==> try-tundra <==
// hbridgecontroller
module hbridgecontroller(
input PCLK, 				 
input PRESERN, 				 
input PSEL, 				 
input PENABLE, 				 
output wire PREADY, 		 
output wire PSLVERR,		 
input PWRITE,				 
input [31:0] PADDR,			 
input wire [31:0] PWDATA,	 
output reg [31:0] PRDATA,	 
output reg motor1_pwm,
output reg motor2_pwm,
output reg [1:0] motor1_ctrl,
output reg [1:0] motor2_ctrl
);
Settings: LEC_CHECK=0, ABC_AREA=1, CAP_MARGIN=20, CORE_MARGIN=2, CORE_UTILIZATION=58, CTS_CLUSTER_DIAMETER=348, CTS_CLUSTER_SIZE=76, SETUP_SLACK_MARGIN=2.36, SLEW_MARGIN=20; clock period 13.6 ns.
run.sh (not shown) runs the stock make flow with config.mk's settings and CLKGATE_MAP_FILE=.
==> try-umber: changes against try-tundra <==
--- a/flow/config.mk
+++ b/flow/config.mk
@@ -10,6 +10,5 @@
 export CORE_MARGIN = 2
-export CORE_UTILIZATION = 58
-export CTS_CLUSTER_DIAMETER = 348
-export CTS_CLUSTER_SIZE = 76
-export SETUP_SLACK_MARGIN = 2.36
+export CORE_UTILIZATION = 68
+export CTS_CLUSTER_DIAMETER = 400
+export CTS_CLUSTER_SIZE = 99
 export SLEW_MARGIN = 20
==> flow/constraint.sdc (replaced) <==
create_clock -name core_clock -period 16.8 [get_ports {PCLK}]
set_input_delay 3.3600 -clock core_clock [delete_from_list [all_inputs] [get_ports {PCLK}]]
set_output_delay 3.3600 -clock core_clock [all_outputs]
set_load 0.01 [all_outputs]
==> try-ember: changes against try-tundra <==
--- a/flow/config.mk
+++ b/flow/config.mk
@@ -7,9 +7,6 @@
 export LEC_CHECK = 0
-export ABC_AREA = 1
 export CAP_MARGIN = 20
 export CORE_MARGIN = 2
-export CORE_UTILIZATION = 58
-export CTS_CLUSTER_DIAMETER = 348
-export CTS_CLUSTER_SIZE = 76
-export SETUP_SLACK_MARGIN = 2.36
+export CORE_UTILIZATION = 67
+export CTS_CLUSTER_SIZE = 39
 export SLEW_MARGIN = 20
==> flow/constraint.sdc (replaced) <==
create_clock -name core_clock -period 15.5 [get_ports {PCLK}]
set_input_delay 3.1000 -clock core_clock [delete_from_list [all_inputs] [get_ports {PCLK}]]
set_output_delay 3.1000 -clock core_clock [all_outputs]
set_load 0.01 [all_outputs]
==> try-zinc: changes against try-tundra <==
--- a/flow/config.mk
+++ b/flow/config.mk
@@ -7,9 +7,7 @@
 export LEC_CHECK = 0
-export ABC_AREA = 1
 export CAP_MARGIN = 20
 export CORE_MARGIN = 2
-export CORE_UTILIZATION = 58
-export CTS_CLUSTER_DIAMETER = 348
-export CTS_CLUSTER_SIZE = 76
-export SETUP_SLACK_MARGIN = 2.36
+export CORE_UTILIZATION = 65
+export CTS_CLUSTER_DIAMETER = 28
+export SETUP_SLACK_MARGIN = 1.82
 export SLEW_MARGIN = 20
==> flow/constraint.sdc (replaced) <==
create_clock -name core_clock -period 17.3 [get_ports {PCLK}]
set_input_delay 3.4600 -clock core_clock [delete_from_list [all_inputs] [get_ports {PCLK}]]
set_output_delay 3.4600 -clock core_clock [all_outputs]
set_load 0.01 [all_outputs]
==> notes <==
Clock skew: try-umber < try-tundra < try-zinc.
Worst hold slack: try-zinc > try-umber > try-tundra.
try-umber completed without violations. try-zinc ran to the end with no violations. try-tundra finished but fails on negative setup slack. try-ember ended with an error in global routing.
Setup slack, lowest first: try-tundra, try-zinc, try-umber.
In try-umber the via count is lower than in try-tundra, by 12%.
Against try-zinc, the synthesized cell count of try-tundra is higher by 8.8%.
Between try-tundra and try-umber, the lower routed wire length is in try-umber (gap about 24%, measured against try-umber).
The highest cell area belongs to try-tundra, the lowest to try-umber.
Area after synthesis: try-umber is larger than try-zinc (about 0.6%).
Sequential cell count is the same in try-tundra and try-umber.
Against try-tundra, the clock power of try-umber is lower by 21%.

---

==> v18: inputs <==
==> flow/design.v <==
module hbridgecontroller(
input PCLK, 				 
input PRESERN, 				 
input PSEL, 				 
input PENABLE, 				 
output wire PREADY, 		 
output wire PSLVERR,		 
input PWRITE,				 
input [31:0] PADDR,			 
input wire [31:0] PWDATA,	 
output reg [31:0] PRDATA,	 
output reg motor1_pwm,
output reg motor2_pwm,
output reg [1:0] motor1_ctrl,
output reg [1:0] motor2_ctrl
); 
assign PSLVERR = 0;
assign PREADY = 1;
wire write_enable = (PENABLE && PWRITE && PSEL);
wire read_enable = (!PWRITE && PSEL); 
wire M1CTRL_WRITE = write_enable && (PADDR[15:0] == 16'h0000);
wire M1CTRL_READ = read_enable && (PADDR[15:0] == 16'h0000);
wire M2CTRL_WRITE = write_enable && (PADDR[15:0] == 16'h0004);
wire M2CTRL_READ = read_enable && (PADDR[15:0] == 16'h0004);
wire M1SPEED_WRITE = write_enable && (PADDR[15:0] == 16'h0008);
wire M1SPEED_READ = read_enable && (PADDR[15:0] == 16'h0008);
wire M2SPEED_WRITE = write_enable && (PADDR[15:0] == 16'h000c);
wire M2SPEED_READ = read_enable && (PADDR[15:0] == 16'h000c);
reg [31:0] counter;
parameter PWM_PERIOD = 200000;   
reg [31:0] M1_duty, M2_duty;
reg [31:0] M1_duty_v, M2_duty_v;
always @(posedge PCLK)
begin
    if (!PRESERN) counter = 0;
    else if (counter >= PWM_PERIOD) counter = 0;
    else counter = counter + 1;
    if (counter < M1_duty && M1_duty > (PWM_PERIOD >> 4)) motor1_pwm <= 1;
    else motor1_pwm <= 0;
    if (counter < M2_duty && M2_duty > (PWM_PERIOD >> 4)) motor2_pwm <= 1;
    else motor2_pwm <= 0;
end
always @(posedge PCLK)
begin
    M1_duty_v = M1_duty;
    M2_duty_v = M2_duty;
	if(!PRESERN)
	begin
        M1_duty_v = 0;
        M2_duty_v = 0;
        motor1_ctrl = 2'b10;
        motor2_ctrl = 2'b10;
    end
    if (M1CTRL_WRITE)
    begin
        if (PWDATA != 0) motor1_ctrl = 2'b01;
        else motor1_ctrl = 2'b10;
    end
    else if (M1CTRL_READ)
    begin
        if (motor1_ctrl == 2'b10) PRDATA = 1;
        else PRDATA = 0;
    end
    if (M2CTRL_WRITE)
    begin
        if (PWDATA != 0) motor2_ctrl = 2'b01;
        else motor2_ctrl = 2'b10;
    end
    else if (M2CTRL_READ)
    begin
        if (motor2_ctrl == 2'b10) PRDATA = 1;
        else PRDATA = 0;
    end
    else if (M1SPEED_WRITE) 
    begin
        M1_duty_v = (PWM_PERIOD * PWDATA[15:0]) >> 8;
        if (M1_duty_v > PWM_PERIOD) M1_duty_v = PWM_PERIOD;
    end
    else if (M1SPEED_READ) PRDATA = ( M1_duty_v / PWM_PERIOD );
    else if (M2SPEED_WRITE) 
    begin
        M2_duty_v = (PWM_PERIOD * PWDATA[15:0]) >> 8;
        if (M2_duty_v > PWM_PERIOD) M2_duty_v = PWM_PERIOD;
    end
    else if (M2SPEED_READ) PRDATA = ( M2_duty_v / PWM_PERIOD );
    M1_duty <= M1_duty_v;
    M2_duty <= M2_duty_v;
end
endmodule
==> flow/run.sh <==
#!/bin/bash
# the make line also repeats each setting of config.mk as NAME=value (left out here)
make -C /OpenROAD-flow-scripts/flow DESIGN_CONFIG=/design/flow/config.mk WORK_HOME=/design/flow/orfs CLKGATE_MAP_FILE= finish
==> flow/config.mk <==
export PLATFORM = sky130hd
export DESIGN_NAME = hbridgecontroller
export DESIGN_NICKNAME = hbridgecontroller
export VERILOG_FILES = /design/flow/design.v
export SDC_FILE = /design/flow/constraint.sdc
export NUM_CORES = 4
export LEC_CHECK = 0
export CAP_MARGIN = 20
export CORE_MARGIN = 2
export CORE_UTILIZATION = 72
export CTS_CLUSTER_DIAMETER = 41
export PLACE_DENSITY_LB_ADDON = 0.28
export SETUP_SLACK_MARGIN = 4.03
export SLEW_MARGIN = 20
==> flow/constraint.sdc <==
create_clock -name core_clock -period 14.9 [get_ports {PCLK}]
set_input_delay 2.9800 -clock core_clock [delete_from_list [all_inputs] [get_ports {PCLK}]]
set_output_delay 2.9800 -clock core_clock [all_outputs]
set_load 0.01 [all_outputs]
==> v6 (differences from v18) <==
- CORE_UTILIZATION: 72 -> 40
- CTS_CLUSTER_DIAMETER: 41 -> 165
- CTS_CLUSTER_SIZE: default -> 93
- PLACE_DENSITY_LB_ADDON: 0.28 -> default
- SETUP_SLACK_MARGIN: 4.03 -> default
- TNS_END_PERCENT: default -> 15
==> flow/constraint.sdc (replaced) <==
create_clock -name core_clock -period 30.0 [get_ports {PCLK}]
set_input_delay 6.0000 -clock core_clock [delete_from_list [all_inputs] [get_ports {PCLK}]]
set_output_delay 6.0000 -clock core_clock [all_outputs]
set_load 0.01 [all_outputs]
==> v22 (differences from v18) <==
- CORE_UTILIZATION: 72 -> 57
- CTS_CLUSTER_DIAMETER: 41 -> default
- PLACE_DENSITY_LB_ADDON: 0.28 -> default
- SETUP_SLACK_MARGIN: 4.03 -> default
==> flow/constraint.sdc (replaced) <==
create_clock -name core_clock -period 14.8 [get_ports {PCLK}]
set_input_delay 2.9600 -clock core_clock [delete_from_list [all_inputs] [get_ports {PCLK}]]
set_output_delay 2.9600 -clock core_clock [all_outputs]
set_load 0.01 [all_outputs]
==> v26 (differences from v18) <==
- CORE_UTILIZATION: 72 -> 17
- CTS_CLUSTER_DIAMETER: 41 -> default
- CTS_CLUSTER_SIZE: default -> 69
- PLACE_DENSITY_LB_ADDON: 0.28 -> default
- SETUP_SLACK_MARGIN: 4.03 -> default
==> flow/constraint.sdc (replaced) <==
create_clock -name core_clock -period 30.0 [get_ports {PCLK}]
set_input_delay 6.0000 -clock core_clock [delete_from_list [all_inputs] [get_ports {PCLK}]]
set_output_delay 6.0000 -clock core_clock [all_outputs]
set_load 0.01 [all_outputs]
==> results <==
metric                                                         v26                         v22              v6                     v18
P&R area growth vs syn                                      17.70%                      47.81%          12.19%                       -
Layer with the highest usage                                  met2                        met2            met2                       -
Final routed wirelength across all metal layers           52.30 mm                    65.05 mm        51.19 mm                       -
Clock network area share                                   0.02847                     0.02555         0.03025                       -
Run status                                          finished clean  complete, but fails checks  finished clean  stopped before the end
Stage where the flow stopped                                     -                           -               -                 4_1_cts
Layout check failures                                            -                setup timing               -                       -
Share of cell area taken by flip-flops and latches          0.1313                      0.1045          0.1377                       -
Class of the most critical setup path                       in2reg                      in2reg          in2reg                       -
Core ar.                                                0.1016 mm2                 0.02980 mm2     0.04298 mm2             0.02354 mm2
Post-route clock period utilization                         0.8196                       1.083          0.7980                       -
Hold Slack                                               0.4383 ns                   0.4433 ns       0.4388 ns                       -
Pwr per Cell Area                                     31.79 mW/mm2                55.64 mW/mm2    33.38 mW/mm2                       -
CTS-repair resized insts                                         0                         126               0                       -
Clock Skews                                             0.01468 ns                  0.01282 ns      0.01538 ns                       -
Final layout net count                                        2629                        3251            2631                       -
Slowest Stage Delay on Critical Path                       1.01 ns                     0.44 ns         0.73 ns                       -
Power and IR drop assume default switching activity.
